==> xenon: inputs <==
==> flow/design.v (excerpt) <==
module dma_ahb_simple
(
       input   wire          HRESETn
     , input   wire          HCLK
     , input   wire          S_HSEL
     , input   wire  [31:0]  S_HADDR
     , input   wire  [ 1:0]  S_HTRANS
     , input   wire          S_HWRITE
     , input   wire  [ 2:0]  S_HSIZE
     , input   wire  [ 2:0]  S_HBURST
     , input   wire  [31:0]  S_HWDATA
     , output  wire  [31:0]  S_HRDATA
     , output  wire  [ 1:0]  S_HRESP
     , input   wire          S_HREADYin
     , output  wire          S_HREADYout
     , output  wire          IRQ
     , output  wire          M_HBUSREQ
     , input   wire          M_HGRANT
     , output  wire  [31:0]  M_HADDR
     , output  wire  [ 1:0]  M_HTRANS
     , output  wire          M_HWRITE
     , output  wire  [ 2:0]  M_HSIZE
     , output  wire  [ 2:0]  M_HBURST
     , output  wire  [ 3:0]  M_HPROT
     , output  wire  [31:0]  M_HWDATA
     , input   wire  [31:0]  M_HRDATA
     , input   wire  [ 1:0]  M_HRESP
     , input   wire          M_HREADY
);
   wire            DMA_EN   ;  
   wire            DMA_GO   ;
   wire            DMA_BUSY ;
   wire            DMA_DONE ;
   wire  [31:0]    DMA_SRC  ;  
   wire  [31:0]    DMA_DST  ;  
   wire  [15:0]    DMA_BNUM ;  
   wire  [ 4:0]    DMA_BURST;  
   dma_ahb_csr_ahb
   u_csr (
  ...
==> flow/config.mk <==
export PLATFORM = sky130hd
export DESIGN_NAME = dma_ahb_simple
export DESIGN_NICKNAME = dma_ahb_simple
export VERILOG_FILES = /design/flow/design.v
export SDC_FILE = /design/flow/constraint.sdc
export NUM_CORES = 4
export LEC_CHECK = 0
export ABC_AREA = 1
export CAP_MARGIN = 40
export CELL_PAD_IN_SITES_GLOBAL_PLACEMENT = 0
export CORE_MARGIN = 2
export CORE_UTILIZATION = 70
export GPL_ROUTABILITY_DRIVEN = 1
export GPL_TIMING_DRIVEN = 1
export SETUP_SLACK_MARGIN = -0.13
export SLEW_MARGIN = 20
==> flow/constraint.sdc <==
create_clock -name core_clock -period 1.86 [get_ports {HCLK}]
set_input_delay 0.3720 -clock core_clock [delete_from_list [all_inputs] [get_ports {HCLK}]]
set_output_delay 0.3720 -clock core_clock [all_outputs]
set_load 0.01 [all_outputs]
run.sh (not shown) runs the stock make flow with config.mk's settings and CLKGATE_MAP_FILE=.
==> nickel (differences from xenon) <==
CORE_UTILIZATION = 67   (was 70)
SETUP_SLACK_MARGIN = not set   (was -0.13)
==> flow/constraint.sdc (replaced) <==
create_clock -name core_clock -period 2.91 [get_ports {HCLK}]
set_input_delay 0.5820 -clock core_clock [delete_from_list [all_inputs] [get_ports {HCLK}]]
set_output_delay 0.5820 -clock core_clock [all_outputs]
set_load 0.01 [all_outputs]
==> ember (differences from xenon) <==
ABC_AREA = not set   (was 1)
CAP_MARGIN = 20   (was 40)
CELL_PAD_IN_SITES_GLOBAL_PLACEMENT = not set   (was 0)
CORE_UTILIZATION = 40   (was 70)
GPL_ROUTABILITY_DRIVEN = not set   (was 1)
GPL_TIMING_DRIVEN = not set   (was 1)
SETUP_SLACK_MARGIN = -0.01   (was -0.13)
==> flow/constraint.sdc (replaced) <==
create_clock -name core_clock -period 3.35 [get_ports {HCLK}]
set_input_delay 0.6700 -clock core_clock [delete_from_list [all_inputs] [get_ports {HCLK}]]
set_output_delay 0.6700 -clock core_clock [all_outputs]
set_load 0.01 [all_outputs]
==> summary of the runs <==
- Of ember and nickel, nickel has the higher power (gap 17%, measured against nickel).
- Of nickel and ember, nickel has the higher synthesized area (gap about 9%, measured against ember).
- In ember the critical path depth is lower than in nickel, by 4.
- Design area: ember is lower than nickel (about 5%).
- Between ember and nickel, the lower wire length is in ember (gap 8.9%, measured against nickel).
- Of nickel and ember, ember has the higher register-to-register slack (gap 130 ps).
- Of nickel and ember, nickel has the higher via count (gap about 35%, measured against ember).
- xenon failed in global routing (5_1_grt), error ODB-0269. nickel finished with timing, DRC and antenna clean. ember completed without violations.
- In flip-flop count, ember and nickel do not differ.
- In nickel the sequential power is larger than in ember, by 18%.
==> figures <==
metric                                                                                                   ember                        nickel                     xenon
Run status                                                                            timing/DRC/antenna clean      timing/DRC/antenna clean    stopped before the end
Failing step                                                                                                 -                             -  global routing (5_1_grt)
Drt total wl                                                                                            121 mm                        133 mm                         -
Crit. Startpoint                                                                  u_csr.u_csr.csr_num_burst[3]  u_csr.u_csr.csr_num_burst[3]                         -
Tally of OpenROAD warnings                                                                                  62                            76                         -
Reg-to-reg endpoint                                                                   u_master.dma_wr_addr[24]      u_master.dma_rd_addr[24]                         -
Floorplan Utilization                                                                                    40.1%                         67.6%                     70.6%
Tap Count                                                                                                 1414                           940                         -
Clk_skew                                                                                               59.2 ps                       36.0 ps                         -
Clock tree from TritonCTS                                                                                 done                          done                         -
Post-CTS setup buffers                                                                                       0                             0                        48
Clock input transition at the sequential cells of the worst setup and hold paths                         60 ps                         70 ps                         -
Class of the tightest hold or removal check                                             flip-flop to flip-flop        flip-flop to flip-flop                         -
Register-to-Register Path Depth                                                                              9                            13                         -
Power drawn by the sequential cells                                                                   0.0131 W                      0.0154 W                         -
Cells on Worst Hold Path                                                                                     0                             0                         -
Area overhead of the layout relative to synthesis                                                        18.0%                         14.5%                         -
Routed length per instance                                                                             24.7 um                       20.3 um                         -
Max-slew headroom                                                                                        29.1%                         41.5%                         -
Kind of start point of the critical path                                                             flip-flop                     flip-flop                         -
Highest Clock Rate                                                                                   0.336 GHz                     0.376 GHz                         -
Power and IR drop assume default switching activity.
